== run 1 ==
==> flow/design.v (excerpt) <==
module DMAC #(
    parameter AXI_ID_WD   = 2,
    parameter AXI_DATA_WD = 32,
    parameter AXI_ADDR_WD = 32,
    parameter AXI_STRB_WD = 4
)(
    input                      AXI_ACLK,
    input                      AXI_ARESETN,    
    input                      cmd_valid,
    input  [AXI_ADDR_WD-1 : 0] cmd_addr,
    input  [AXI_ID_WD-1   : 0] cmd_id,
    input  [1 : 0]             cmd_burst,
    input  [2 : 0]             cmd_size,
    input  [AXI_ADDR_WD-1 : 0] cmd_len,
    output                     cmd_ready,
    output                     cmd_abort,
    output [AXI_ADDR_WD-1 : 0] AXI_AWADDR,
    output [AXI_ID_WD-1   : 0] AXI_AWID,
    output [1 : 0]             AXI_AWBURST,
    output [2 : 0]             AXI_AWSIZE,
    output [7 : 0]             AXI_AWLEN,
    output                     AXI_AWVALID,
    input                      AXI_AWREADY,
    output [AXI_DATA_WD-1 : 0] AXI_WDATA,
    output [AXI_STRB_WD-1 : 0] AXI_WSTRB,
    output                     AXI_WLAST,
    output                     AXI_WVALID,
    input                      AXI_WREADY,
    input  [AXI_ID_WD-1   : 0] AXI_BID,
    input  [1 : 0]             AXI_BRESP,
    input                      AXI_BVALID,
    output                     AXI_BREADY,
    output [AXI_ADDR_WD-1 : 0] AXI_ARADDR,
    output [AXI_ID_WD-1   : 0] AXI_ARID,
    output [1 : 0]             AXI_ARBURST,
    output [2 : 0]             AXI_ARSIZE,
    output [7 : 0]             AXI_ARLEN,
    output                     AXI_ARVALID,
    input                      AXI_ARREADY,
    input  [AXI_DATA_WD-1 : 0] AXI_RDATA,
    input                      AXI_RLAST,
    input  [AXI_ID_WD-1   : 0] AXI_RID,
    input  [1 : 0]             AXI_RRESP,
    input                      AXI_RVALID,
    output                     AXI_RREADY
);
Size: ~20000 um2 of cells after synthesis.
clock: 1.64 ns
lec_check: 0
abc_area: 1
cap_margin: 0
cell_pad_in_sites_global_placement: 1
core_margin: 2
core_utilization: 72
cts_cluster_diameter: 360
cts_cluster_size: 77
max_routing_layer: met5
min_routing_layer: met1
place_density_lb_addon: 0.0
setup_slack_margin: 0.46
slew_margin: 20
tns_end_percent: 80
run.sh (not shown) runs the stock make flow with config.mk's settings and CLKGATE_MAP_FILE=.
Run 1 never completed, since it errored out during 3_1_place_gp_skip_io.
## Diff of input files: run 2 against run 1
==> flow/config.mk <==
export PLATFORM = sky130hd
export DESIGN_NAME = DMAC
export DESIGN_NICKNAME = DMAC
export VERILOG_FILES = /design/flow/design.v
export SDC_FILE = /design/flow/constraint.sdc
export NUM_CORES = 4
export LEC_CHECK = 0
export CAP_MARGIN = 20
export CORE_MARGIN = 2
export CORE_UTILIZATION = 40
export SLEW_MARGIN = 20
==> flow/constraint.sdc <==
create_clock -name core_clock -period 4.73 [get_ports {AXI_ACLK}]
set_input_delay 0.9460 -clock core_clock [delete_from_list [all_inputs] [get_ports {AXI_ACLK}]]
set_output_delay 0.9460 -clock core_clock [all_outputs]
set_load 0.01 [all_outputs]
==> results <==
- No stage failed in run 2, and the final checks on the layout all came back clean.
- Synthesized cell count, run 2 and run 1: smaller value in run 2
- Between run 2 and run 1, mux contribution to synthesized area is higher for run 2, run 1 comes in under that.
- Synthesized area shrinks by more than 10% when moving from run 1 to run 2.
- Run 1 → run 2: proportion of synthesized chip area in sequential cells increased by 4.9 points relative to the old numbers; post-synthesis average cell area climbed about 30%; distinct cell type count after synthesis now sits higher; vertical extent of the die increased 26%; number of flops mapped to enable cells by yosys level.
- Area fraction in compound gates after synthesis (run 2 over run 1): decrease, 1.1 points
- Compared to run 1, run 2 was floorplanned on a bigger die.
- Relative to run 1, area figure in the yosys stat output decreased by 2100 um2 in run 2.
[inputs] run 3 vs run 2
--- a/flow/config.mk
+++ b/flow/config.mk
@@ -7,5 +7,8 @@
 export LEC_CHECK = 0
+export ABC_AREA = 1
 export CAP_MARGIN = 20
+export CELL_PAD_IN_SITES_GLOBAL_PLACEMENT = 2
 export CORE_MARGIN = 2
 export CORE_UTILIZATION = 40
+export MIN_ROUTING_LAYER = met2
 export SLEW_MARGIN = 20
==> flow/constraint.sdc <==
create_clock -name core_clock -period 6.4 [get_ports {AXI_ACLK}]
set_input_delay 1.2800 -clock core_clock [delete_from_list [all_inputs] [get_ports {AXI_ACLK}]]
set_output_delay 1.2800 -clock core_clock [all_outputs]
set_load 0.01 [all_outputs]
Route | run 3 vs run 2 | wire longer in run 3
Chip area from the yosys synthesis statistics, run 2 and run 3, lower one = run 2.
As of run 3, design area had risen by more than 10% compared to run 2.
Diff run 2 -> run 3 | number of vias after detailed routing | up by more than half
Comparing run 3 with run 2, the smallest hold slack came out essentially unchanged.
Side by side, met2 usage turned out higher in run 3 than in run 2.
Here is what was changed in the inputs of run 4 compared with run 3.
--- a/flow/config.mk
+++ b/flow/config.mk
@@ -7,8 +7,5 @@
 export LEC_CHECK = 0
-export ABC_AREA = 1
 export CAP_MARGIN = 20
-export CELL_PAD_IN_SITES_GLOBAL_PLACEMENT = 2
 export CORE_MARGIN = 2
-export CORE_UTILIZATION = 40
-export MIN_ROUTING_LAYER = met2
+export CORE_UTILIZATION = 65
 export SLEW_MARGIN = 20
==> flow/constraint.sdc <==
create_clock -name core_clock -period 3.47 [get_ports {AXI_ACLK}]
set_input_delay 0.6940 -clock core_clock [delete_from_list [all_inputs] [get_ports {AXI_ACLK}]]
set_output_delay 0.6940 -clock core_clock [all_outputs]
set_load 0.01 [all_outputs]
## What came out
- What the final checks of run 4 revealed, after a flow that finished every stage, was a layout that fails on negative setup slack.
- Delta (run 4 minus run 3): non-clock buffer count shows an increase of 31%; clock network power share went down; core utilization of the finished layout grew by 33 points; number of gates on the worst path with buffers counted -8.
- Run 4 ended with less number of nets in the layout than run 3.
- Count of clock-buffer cells in the layout went up by a few percent going from run 3 to run 4.
- Die area | run 4 < run 3
Input-level comparison between run 5 and run 4:
--- a/flow/config.mk
+++ b/flow/config.mk
@@ -9,3 +9,3 @@
 export CORE_MARGIN = 2
-export CORE_UTILIZATION = 65
+export CORE_UTILIZATION = 59
 export SLEW_MARGIN = 20
==> flow/constraint.sdc <==
create_clock -name core_clock -period 4.51 [get_ports {AXI_ACLK}]
set_input_delay 0.9020 -clock core_clock [delete_from_list [all_inputs] [get_ports {AXI_ACLK}]]
set_output_delay 0.9020 -clock core_clock [all_outputs]
set_load 0.01 [all_outputs]
Results
Run 5: all stages complete, timing, DRC and antenna checks passed. Via density per instance: run 5 and run 4 compared, lower one is run 5. Length of routed wiring on met1 came out higher on run 5 than on run 4. Actual transition at the worst max-transition pin is higher on run 5. Fmax: run 5 < run 4. Of run 5 and run 4, the lower final wirelength belongs to run 5.
Here is what was changed in the inputs of run 6 compared with run 5.
--- a/flow/config.mk
+++ b/flow/config.mk
@@ -9,3 +9,3 @@
 export CORE_MARGIN = 2
-export CORE_UTILIZATION = 59
+export CORE_UTILIZATION = 14
 export SLEW_MARGIN = 20
==> flow/constraint.sdc <==
create_clock -name core_clock -period 9.12 [get_ports {AXI_ACLK}]
set_input_delay 1.8240 -clock core_clock [delete_from_list [all_inputs] [get_ports {AXI_ACLK}]]
set_output_delay 1.8240 -clock core_clock [all_outputs]
set_load 0.01 [all_outputs]
### Flow results
For multi-input combinational cell area, run 5 and run 6 come out practically identical.
Compared with run 5, run 6 shows area enclosed by the die boundary higher by 310%.
Routed wirelength normalized by instance count, run 6 and run 5, higher one = run 5.
The setup slack of run 6 is larger than that of run 5.
Taking run 5 as the reference point, the first-iteration DRC count of run 6 rises by 165.
In run 6, utilization is lower than in run 5.

---

Setup of v48:
Starting RTL as in the previous note.
// DMAC
module DMAC #(
    parameter AXI_ID_WD   = 2,
    parameter AXI_DATA_WD = 32,
    parameter AXI_ADDR_WD = 32,
    parameter AXI_STRB_WD = 4
)(
    input                      AXI_ACLK,
    input                      AXI_ARESETN,    
    input                      cmd_valid,
    input  [AXI_ADDR_WD-1 : 0] cmd_addr,
    input  [AXI_ID_WD-1   : 0] cmd_id,
    input  [1 : 0]             cmd_burst,
    input  [2 : 0]             cmd_size,
    input  [AXI_ADDR_WD-1 : 0] cmd_len,
    output                     cmd_ready,
    output                     cmd_abort,
    output [AXI_ADDR_WD-1 : 0] AXI_AWADDR,
    output [AXI_ID_WD-1   : 0] AXI_AWID,
    output [1 : 0]             AXI_AWBURST,
    output [2 : 0]             AXI_AWSIZE,
    output [7 : 0]             AXI_AWLEN,
    output                     AXI_AWVALID,
    input                      AXI_AWREADY,
    output [AXI_DATA_WD-1 : 0] AXI_WDATA,
    output [AXI_STRB_WD-1 : 0] AXI_WSTRB,
    output                     AXI_WLAST,
    output                     AXI_WVALID,
    input                      AXI_WREADY,
    input  [AXI_ID_WD-1   : 0] AXI_BID,
    input  [1 : 0]             AXI_BRESP,
    input                      AXI_BVALID,
    output                     AXI_BREADY,
    output [AXI_ADDR_WD-1 : 0] AXI_ARADDR,
    output [AXI_ID_WD-1   : 0] AXI_ARID,
    output [1 : 0]             AXI_ARBURST,
    output [2 : 0]             AXI_ARSIZE,
    output [7 : 0]             AXI_ARLEN,
    output                     AXI_ARVALID,
    input                      AXI_ARREADY,
    input  [AXI_DATA_WD-1 : 0] AXI_RDATA,
    input                      AXI_RLAST,
    input  [AXI_ID_WD-1   : 0] AXI_RID,
    input  [1 : 0]             AXI_RRESP,
    input                      AXI_RVALID,
    output                     AXI_RREADY
);
==> flow/config.mk <==
export PLATFORM = sky130hd
export DESIGN_NAME = DMAC
export DESIGN_NICKNAME = DMAC
export VERILOG_FILES = /design/flow/design.v
export SDC_FILE = /design/flow/constraint.sdc
export NUM_CORES = 4
export LEC_CHECK = 0
export CAP_MARGIN = 20
export CORE_MARGIN = 2
export CORE_UTILIZATION = 67
export CTS_CLUSTER_DIAMETER = 357
export CTS_CLUSTER_SIZE = 15
export SETUP_SLACK_MARGIN = -0.3
export SLEW_MARGIN = 20
export TNS_END_PERCENT = 5
==> flow/constraint.sdc <==
create_clock -name core_clock -period 2.94 [get_ports {AXI_ACLK}]
set_input_delay 0.5880 -clock core_clock [delete_from_list [all_inputs] [get_ports {AXI_ACLK}]]
set_output_delay 0.5880 -clock core_clock [all_outputs]
set_load 0.01 [all_outputs]
Final checks on v48, whose flow otherwise completed, came back failing, citing negative setup slack.
Changes in v22 relative to v48:
-- flow/config.mk --
<<< v48, line 9
export CORE_MARGIN = 2
export CORE_UTILIZATION = 67
export CTS_CLUSTER_DIAMETER = 357
export CTS_CLUSTER_SIZE = 15
export SETUP_SLACK_MARGIN = -0.3
export SLEW_MARGIN = 20
export TNS_END_PERCENT = 5
>>> v22, line 9
export CORE_MARGIN = 2
export CORE_UTILIZATION = 40
export SLEW_MARGIN = 20
==> flow/constraint.sdc <==
create_clock -name core_clock -period 3.97 [get_ports {AXI_ACLK}]
set_input_delay 0.7940 -clock core_clock [delete_from_list [all_inputs] [get_ports {AXI_ACLK}]]
set_output_delay 0.7940 -clock core_clock [all_outputs]
set_load 0.01 [all_outputs]
Findings:
- v22 reached the final stage; the timing, DRC and antenna checks on its layout passed.
- Delta (v22 minus v48): critical path depth picked up an extra 3, normalized max-slew margin lost 12 points, post-detailed-route via-to-cell ratio lost 0.75, power share of the combinational group lost 7.1 points.
Input changes introduced in v16 (baseline for comparison: v22):
-- flow/config.mk --
<<< v22, line 9
export CORE_MARGIN = 2
export CORE_UTILIZATION = 40
export SLEW_MARGIN = 20
>>> v16, line 9
export CORE_MARGIN = 2
export CORE_UTILIZATION = 68
export CTS_CLUSTER_SIZE = 37
export SETUP_SLACK_MARGIN = 0.81
export SLEW_MARGIN = 20
==> flow/constraint.sdc <==
create_clock -name core_clock -period 3.55 [get_ports {AXI_ACLK}]
set_input_delay 0.7100 -clock core_clock [delete_from_list [all_inputs] [get_ports {AXI_ACLK}]]
set_output_delay 0.7100 -clock core_clock [all_outputs]
set_load 0.01 [all_outputs]
==> results <==
Nothing crashed in v16 and all stages finished; the problem is that the final layout failed, the offending checks being negative setup slack. The run showing the smaller final design instance area without fill is v22. From v22 to v16 the numbers moved as follows: non-clock buffer area fraction after layout rose 3.3 points; cell count fell 154.
### v16 -> v18
-- flow/config.mk --
<<< v16, line 11
export CTS_CLUSTER_SIZE = 37
export SETUP_SLACK_MARGIN = 0.81
export SLEW_MARGIN = 20
>>> v18, line 11
export CTS_CLUSTER_SIZE = 37
export SLEW_MARGIN = 20
==> flow/constraint.sdc <==
create_clock -name core_clock -period 2.63 [get_ports {AXI_ACLK}]
set_input_delay 0.5260 -clock core_clock [delete_from_list [all_inputs] [get_ports {AXI_ACLK}]]
set_output_delay 0.5260 -clock core_clock [all_outputs]
set_load 0.01 [all_outputs]
==> comparison <==
- Of v16 and v18, only v18 never reached the final stage.
- No crash in v16: every stage finished, but the layout fails its final checks due to negative setup slack.
- v18 -> v16: chip area from the yosys synthesis statistics delta 0, exact match
- Min worst-case setup slack after placement across v16 and v18: v18
- The core box area on v18 is in line with that on v16.
- Between v16 and v18, the difference in floorplan die width is negligible.
- v18 -> v16: synthesized instance count delta 0, exact match
- Reported for v16 and v18, proportion of synthesized area in mux cells turned out identical to the last digit.
- Summary of v18 over v16: share of flip-flops with an asynchronous set or reset after synthesis stayed essentially flat, setup fix buffers added after clock tree synthesis shows a reduction of 2, cell total after placement rose 8.7%, number of gates resized after CTS higher, cell area after technology mapping closely matched the old numbers.
No activity file was given, so power comes from the tool's default toggle rates.
